// syntropy_core
module syntropy_core #(
    parameter DATA_WIDTH = 16,
    parameter ADDR_WIDTH = 8,
    parameter THRESHOLD_DEFAULT = 16'hE666,   
    parameter LEARNING_RATE = 16'h0019,      
    parameter MAX_ITERATIONS = 8'd10
)(
    input wire clk,
    input wire rst_n,
    input wire [DATA_WIDTH-1:0] voltage_drift,     
    input wire [DATA_WIDTH-1:0] packet_loss,       
    input wire [DATA_WIDTH-1:0] temp_variance,     
    input wire [DATA_WIDTH-1:0] phase_jitter,      
    input wire [DATA_WIDTH-1:0] threshold,         
    input wire enable_learning,                    
    input wire mesh_broadcast_en,                  
    output reg stable,                             
    output reg [DATA_WIDTH-1:0] flux_value,        
    output reg [DATA_WIDTH-1:0] correction_vector,  
    output reg [DATA_WIDTH-1:0] optimized_params,  
    output reg learning_active,                    
    output reg mesh_broadcast_req,                 
    input wire [DATA_WIDTH-1:0] mesh_flux_in,      
    input wire [DATA_WIDTH-1:0] mesh_correction_in,  
    input wire mesh_valid_in,                      
    output reg [DATA_WIDTH-1:0] mesh_flux_out,     
    output reg [DATA_WIDTH-1:0] mesh_correction_out,  
    output reg mesh_valid_out,                     
    output reg [7:0] iteration_count,              
    output reg [3:0] state,                        
    output reg error_flag                          
);
export LEC_CHECK = 0
export CAP_MARGIN = 20
export CORE_MARGIN = 2
export CORE_UTILIZATION = 70
export SETUP_SLACK_MARGIN = 2.91
export SLEW_MARGIN = 20
create_clock -name core_clock -period 10.5 [get_ports {clk}]
run.sh (not shown) runs the stock make flow with config.mk's settings and CLKGATE_MAP_FILE=.
The first run never finished: it broke off in 5_1_grt, error GRT-0232.
Change:
Settings changed: CORE_UTILIZATION 70 to 71, CTS_CLUSTER_SIZE set to 42, SETUP_SLACK_MARGIN 2.91 to unset.
After rerunning:
- The changed run completed, yet does not pass: setup timing
- synthesized area does not change
- die size is lower by 1.4%
- synthesized cell count stays the same
Change:
Settings changed: CORE_UTILIZATION 71 to 66, CTS_CLUSTER_SIZE 42 to unset.
Outcome: The changed run produced a layout that fails on setup timing; routed wire length decreases by 29%; setup slack gains 1.3 ns; synthesized area stays the same; final area stays flat; final cell count increases by 1.5%; clock-buffer cell count increases by 2.
Change:
Settings changed: CORE_UTILIZATION 66 to 72, MAX_ROUTING_LAYER set to met4, SETUP_SLACK_MARGIN set to 2.81.
The new run ended with an error in 5_1_grt.
Die area goes down by a little under a tenth.
Synthesized area does not change.
Synthesized cell count is unchanged.

* * *

P:
Starting RTL as in the previous note.
Settings: LEC_CHECK=0, CAP_MARGIN=20, CORE_MARGIN=2, CORE_UTILIZATION=72, CTS_CLUSTER_SIZE=53, MAX_ROUTING_LAYER=met4, PLACE_DENSITY=0.95, SLEW_MARGIN=20; clock period 10.5 ns.
P | ERROR | global routing (5_1_grt)
Relative to P, the following input files were edited for Q:
# P
export LEC_CHECK = 0
export CAP_MARGIN = 20
export CORE_MARGIN = 2
export CORE_UTILIZATION = 72
export CTS_CLUSTER_SIZE = 53
export MAX_ROUTING_LAYER = met4
export PLACE_DENSITY = 0.95
export SLEW_MARGIN = 20
create_clock -name core_clock -period 10.5 [get_ports {clk}]
# Q
export LEC_CHECK = 0
export CAP_MARGIN = 20
export CORE_MARGIN = 2
export CORE_UTILIZATION = 41
export SLEW_MARGIN = 20
create_clock -name core_clock -period 12.4 [get_ports {clk}]
Results
Depth of the CTS H-tree came out exactly the same in Q and P. Higher post-detailed-placement half-perimeter wirelength goes to P over Q. Between P and Q, number of buffers inserted during clock tree synthesis increased. The final reports for Q and P show total placed cells including tap cells higher in the former. Die area sits higher in Q than in P. Routability-driven placement congestion ratio | Q below P. Diff P -> Q | instance area after placement | down by a few percent. The remaining runs in P and Q completed every stage, whereas P halted early. No final results exist for P, since it was stopped by error GRT-0116 during global routing (5_1_grt). | quantity of hold-fixing buffers added after cts | Q vs P | ≈ equal |.
Setup changes, Q to R
# Q
export LEC_CHECK = 0
export CAP_MARGIN = 20
export CORE_MARGIN = 2
export CORE_UTILIZATION = 41
export SLEW_MARGIN = 20
create_clock -name core_clock -period 12.4 [get_ports {clk}]
# R
export LEC_CHECK = 0
export CAP_MARGIN = 20
export CORE_MARGIN = 2
export CORE_UTILIZATION = 72
export CTS_CLUSTER_SIZE = 41
export PLACE_DENSITY = 0.95
export SLEW_MARGIN = 20
create_clock -name core_clock -period 10.5 [get_ports {clk}]
==> results <==
R failed in global routing (5_1_grt) with GRT-0116. Against Q, R comes in about 44% lower on area inside the core boundary. Note that the half-perimeter wire length after detailed placement recorded for Q amounts to 0.822 times the value seen in R. Diff Q -> R | placed standard-cell area | up by a few percent. Number of cells after detailed placement (R vs. Q) decreases by a few percent. Compared with Q, in R area of the chip fell 42%, number of hold buffers added after cts stayed essentially flat, maximum clock path buffer count ~0 delta, placement row count went down about 25%.
What S does differently from R at the input level:
# R
export LEC_CHECK = 0
export CAP_MARGIN = 20
export CORE_MARGIN = 2
export CORE_UTILIZATION = 72
export CTS_CLUSTER_SIZE = 41
export PLACE_DENSITY = 0.95
export SLEW_MARGIN = 20
create_clock -name core_clock -period 10.5 [get_ports {clk}]
# S
export LEC_CHECK = 0
export CAP_MARGIN = 20
export CORE_MARGIN = 2
export CORE_UTILIZATION = 58
export SLEW_MARGIN = 20
export TNS_END_PERCENT = 5
create_clock -name core_clock -period 10.1 [get_ports {clk}]
Results
Re area fraction in and, or, nand and nor cells: no difference whatsoever between S and R. Reported for R and S, number of clock sinks turned out identical to the last digit. [S] flow finished | final checks: failed | reasons: negative setup slack. Tool error GRT-0116 stopped R during global routing (5_1_grt); no final results. Floorplan die height sits higher in S than in R. HPWL after detailed placement of S falls short of that of R by more than 10%. Compared with R, S shows site row count that has gone up by more than 10%. Setup fix buffers added after clock tree synthesis, R and S, lower one = S. Cell area after placement: R and S compared, lower one is R. Diff R -> S: chip area in the Yosys report closely matched the old numbers, number of resized instances in the post-cts repair step lower.
[inputs] T vs S
# S
export LEC_CHECK = 0
export CAP_MARGIN = 20
export CORE_MARGIN = 2
export CORE_UTILIZATION = 58
export SLEW_MARGIN = 20
export TNS_END_PERCENT = 5
create_clock -name core_clock -period 10.1 [get_ports {clk}]
# T
export LEC_CHECK = 0
export CAP_MARGIN = 20
export CORE_MARGIN = 2
export CORE_UTILIZATION = 40
export SLEW_MARGIN = 20
create_clock -name core_clock -period 12.4 [get_ports {clk}]
[summary]
- Compared with S, T ends up with a smaller final cell area.
- Compared with S, routed wire length in T increased slightly.
- Looking at final net count, T sits 237 lower than S does.
- On maximum operating frequency, T does worse than S.
- In T the worst setup slack turned out 1260 ps higher than in S.
- The final layout from T, which completed every stage, passed the timing, DRC and antenna checks at the end of the flow.

* * *

The RTL this note starts from:
==> flow/design.v <==
`timescale 1ns / 1ps
module syntropy_core #(
    parameter DATA_WIDTH = 16,
    parameter ADDR_WIDTH = 8,
    parameter THRESHOLD_DEFAULT = 16'hE666,   
    parameter LEARNING_RATE = 16'h0019,      
    parameter MAX_ITERATIONS = 8'd10
)(
    input wire clk,
    input wire rst_n,
    input wire [DATA_WIDTH-1:0] voltage_drift,     
    input wire [DATA_WIDTH-1:0] packet_loss,       
    input wire [DATA_WIDTH-1:0] temp_variance,     
    input wire [DATA_WIDTH-1:0] phase_jitter,      
    input wire [DATA_WIDTH-1:0] threshold,         
    input wire enable_learning,                    
    input wire mesh_broadcast_en,                  
    output reg stable,                             
    output reg [DATA_WIDTH-1:0] flux_value,        
    output reg [DATA_WIDTH-1:0] correction_vector,  
    output reg [DATA_WIDTH-1:0] optimized_params,  
    output reg learning_active,                    
    output reg mesh_broadcast_req,                 
    input wire [DATA_WIDTH-1:0] mesh_flux_in,      
    input wire [DATA_WIDTH-1:0] mesh_correction_in,  
    input wire mesh_valid_in,                      
    output reg [DATA_WIDTH-1:0] mesh_flux_out,     
    output reg [DATA_WIDTH-1:0] mesh_correction_out,  
    output reg mesh_valid_out,                     
    output reg [7:0] iteration_count,              
    output reg [3:0] state,                        
    output reg error_flag                          
);
    localparam IDLE = 4'd0;
    localparam EVALUATE = 4'd1;
    localparam LEARN = 4'd2;
    localparam CORRECT = 4'd3;
    localparam BROADCAST = 4'd4;
    localparam ERROR = 4'd5;
    reg [DATA_WIDTH-1:0] flux_reg;
    reg [DATA_WIDTH-1:0] threshold_reg;
    reg [DATA_WIDTH-1:0] metrics [0:3];   
    reg [DATA_WIDTH-1:0] gradients [0:3];  
    reg [DATA_WIDTH-1:0] params [0:3];    
    reg [7:0] iter_count;
    reg [3:0] current_state;
    reg learning_en;
    reg mesh_en;
    wire [DATA_WIDTH-1:0] flux_calc;
    wire signed [22:0] gradient_calc [0:3];
    wire signed [31:0] scaled_step [0:3];
    wire [DATA_WIDTH-1:0] param_update [0:3];
    wire signed [17:0] flux_error;
    localparam signed [31:0] LEARNING_RATE_S = LEARNING_RATE;
    wire overflow_flag;
    assign flux_calc = 16'h0100 - (voltage_drift + packet_loss + 
                                   (temp_variance >> 8) + phase_jitter);
    assign flux_error = $signed({2'b00, threshold_reg}) - $signed({2'b00, flux_reg});
    assign gradient_calc[0] = -2 * flux_error;  
    assign gradient_calc[1] = -2 * flux_error;  
    assign gradient_calc[2] = (-2 * flux_error) >>> 8;  
    assign gradient_calc[3] = -2 * flux_error;  
    assign scaled_step[0] = (LEARNING_RATE_S * gradient_calc[0]) >>> 8;
    assign scaled_step[1] = (LEARNING_RATE_S * gradient_calc[1]) >>> 8;
    assign scaled_step[2] = (LEARNING_RATE_S * gradient_calc[2]) >>> 8;
    assign scaled_step[3] = (LEARNING_RATE_S * gradient_calc[3]) >>> 8;
    assign param_update[0] = params[0] - scaled_step[0][DATA_WIDTH-1:0];
    assign param_update[1] = params[1] - scaled_step[1][DATA_WIDTH-1:0];
    assign param_update[2] = params[2] - scaled_step[2][DATA_WIDTH-1:0];
    assign param_update[3] = params[3] - scaled_step[3][DATA_WIDTH-1:0];
    assign overflow_flag = (flux_calc[15] == 1'b1) || 
                          (param_update[0][15] == 1'b1) ||
                          (param_update[1][15] == 1'b1) ||
                          (param_update[2][15] == 1'b1) ||
                          (param_update[3][15] == 1'b1);
    always @(posedge clk or negedge rst_n) begin
        if (!rst_n) begin
            stable <= 1'b0;
            flux_value <= 16'h0000;
            correction_vector <= 16'h0000;
            optimized_params <= 16'h0000;
            learning_active <= 1'b0;
            mesh_broadcast_req <= 1'b0;
            mesh_flux_out <= 16'h0000;
            mesh_correction_out <= 16'h0000;
            mesh_valid_out <= 1'b0;
            iteration_count <= 8'd0;
            state <= IDLE;
            error_flag <= 1'b0;
            params[0] <= 16'h0000;  
            params[1] <= 16'h0000;  
            params[2] <= 16'h0000;  
            params[3] <= 16'h0000;  
            threshold_reg <= THRESHOLD_DEFAULT;
            flux_reg <= 16'h0000;
            current_state <= IDLE;
            learning_en <= 1'b0;
            mesh_en <= 1'b0;
            iter_count <= 8'd0;
        end else begin
            threshold_reg <= threshold;
            learning_en <= enable_learning;
            mesh_en <= mesh_broadcast_en;
            metrics[0] <= voltage_drift;
            metrics[1] <= packet_loss;
            metrics[2] <= temp_variance;
            metrics[3] <= phase_jitter;
            case (current_state)
                IDLE: begin
                    stable <= 1'b0;
                    learning_active <= 1'b0;
                    mesh_broadcast_req <= 1'b0;
                    mesh_valid_out <= 1'b0;
                    error_flag <= 1'b0;
                    iter_count <= 8'd0;
                    if (overflow_flag) begin
                        current_state <= ERROR;
                    end else begin
                        current_state <= EVALUATE;
                    end
                end
                EVALUATE: begin
                    flux_reg <= flux_calc;
                    flux_value <= flux_calc;
                    if (flux_calc >= threshold_reg) begin
                        stable <= 1'b1;
                        correction_vector <= 16'h0000;
                        current_state <= IDLE;
                    end else begin
                        stable <= 1'b0;
                        correction_vector <= threshold_reg - flux_calc;
                        if (learning_en) begin
                            current_state <= LEARN;
                        end else begin
                            current_state <= CORRECT;
                        end
                    end
                end
                LEARN: begin
                    learning_active <= 1'b1;
                    if (iter_count < MAX_ITERATIONS) begin
                        gradients[0] <= gradient_calc[0];
                        gradients[1] <= gradient_calc[1];
                        gradients[2] <= gradient_calc[2];
                        gradients[3] <= gradient_calc[3];
                        params[0] <= param_update[0];
                        params[1] <= param_update[1];
                        params[2] <= param_update[2];
                        params[3] <= param_update[3];
                        iter_count <= iter_count + 1;
                        iteration_count <= iter_count + 1;
                        flux_reg <= 16'h0100 - (param_update[0] + param_update[1] + 
                                               (param_update[2] >> 8) + param_update[3]);
                    end else begin
                        learning_active <= 1'b0;
                        optimized_params <= params[0] + params[1] + params[2] + params[3];
                        current_state <= CORRECT;
                    end
                end
                CORRECT: begin
                    if (mesh_en && mesh_valid_in) begin
                        correction_vector <= mesh_correction_in;
                    end
                    current_state <= BROADCAST;
                end
                BROADCAST: begin
                    mesh_flux_out <= flux_reg;
                    mesh_correction_out <= correction_vector;
                    mesh_valid_out <= 1'b1;
                    mesh_broadcast_req <= 1'b1;
                    current_state <= IDLE;
                end
                ERROR: begin
                    error_flag <= 1'b1;
                    stable <= 1'b0;
                    learning_active <= 1'b0;
                    mesh_broadcast_req <= 1'b0;
                    mesh_valid_out <= 1'b0;
                end
                default: begin
                    current_state <= IDLE;
                end
            endcase
            state <= current_state;
        end
    end
    always @(posedge clk) begin
        if (mesh_valid_in && mesh_en) begin
        end
    end
endmodule
==> flow/config.mk <==
export PLATFORM = sky130hd
export DESIGN_NAME = syntropy_core
export DESIGN_NICKNAME = syntropy_core
export VERILOG_FILES = /design/flow/design.v
export SDC_FILE = /design/flow/constraint.sdc
export NUM_CORES = 4
export LEC_CHECK = 0
export ABC_AREA = 1
export CAP_MARGIN = 15
export CELL_PAD_IN_SITES_GLOBAL_PLACEMENT = 1
export CORE_ASPECT_RATIO = 1.38
export CORE_MARGIN = 5
export CORE_UTILIZATION = 33
export GPL_ROUTABILITY_DRIVEN = 1
export GPL_TIMING_DRIVEN = 0
export HOLD_SLACK_MARGIN = -0.03
export MIN_ROUTING_LAYER = met2
export PLACE_DENSITY_LB_ADDON = 0.07
export SETUP_SLACK_MARGIN = 0.55
export SLEW_MARGIN = 15
export TNS_END_PERCENT = 10
==> flow/constraint.sdc <==
create_clock -name core_clock -period 7.47 [get_ports {clk}]
set_input_delay 1.4940 -clock core_clock [delete_from_list [all_inputs] [get_ports {clk}]]
set_output_delay 1.4940 -clock core_clock [all_outputs]
set_load 0.01 [all_outputs]
The baseline finished but failed the layout checks on setup timing.
Then changed:
ABC_AREA = not set   (was 1)
CAP_MARGIN = 20   (was 15)
CELL_PAD_IN_SITES_GLOBAL_PLACEMENT = not set   (was 1)
CORE_ASPECT_RATIO = not set   (was 1.38)
CORE_MARGIN = 2   (was 5)
CORE_UTILIZATION = 40   (was 33)
GPL_ROUTABILITY_DRIVEN = not set   (was 1)
GPL_TIMING_DRIVEN = not set   (was 0)
HOLD_SLACK_MARGIN = not set   (was -0.03)
MIN_ROUTING_LAYER = not set   (was met2)
PLACE_DENSITY_LB_ADDON = not set   (was 0.07)
SETUP_SLACK_MARGIN = not set   (was 0.55)
SLEW_MARGIN = 20   (was 15)
TNS_END_PERCENT = not set   (was 10)
clock period = 13.0 ns   (was 7.47 ns; I/O delays follow)
What happened: Now the flow went through all stages and came out clean; clock-buffer cell count goes up by 9; final area went down by about a fifth; hold slack improved by 4.6 ps; maximum frequency is lower by about a fifth; final cell count fell by about a fifth; die size falls by a quarter to a third; core utilization goes up by 2.9 points.
Then changed:
CORE_UTILIZATION = 70   (was 40)
CTS_CLUSTER_SIZE = 37   (was not set)
clock period = 10.1 ns   (was 13.0 ns; I/O delays follow)
After rerunning: Now the flow completed and failed the layout checks on setup timing; routed wire length goes up by 68%; setup slack gets worse by 3200 ps; synthesized cell count does not change.
Then changed:
CORE_UTILIZATION = 64   (was 70)
CTS_CLUSTER_SIZE = not set   (was 37)
SETUP_SLACK_MARGIN = 2.3   (was not set)
clock period = 8.61 ns   (was 10.1 ns; I/O delays follow)
=> With this change the flow stopped in global routing (5_1_grt) (GRT-0232). Die size rises by 9.2%. Synthesized area stays the same. Synthesized cell count does not change.
Then changed:
CORE_UTILIZATION = 66   (was 64)
MAX_ROUTING_LAYER = met4   (was not set)
SETUP_SLACK_MARGIN = not set   (was 2.3)
clock period = 10.5 ns   (was 8.61 ns; I/O delays follow)
The changed run ran to the end with violations: setup timing.
Die size is lower by 3.0%.
Synthesized cell count does not change.
Synthesized area is unchanged.
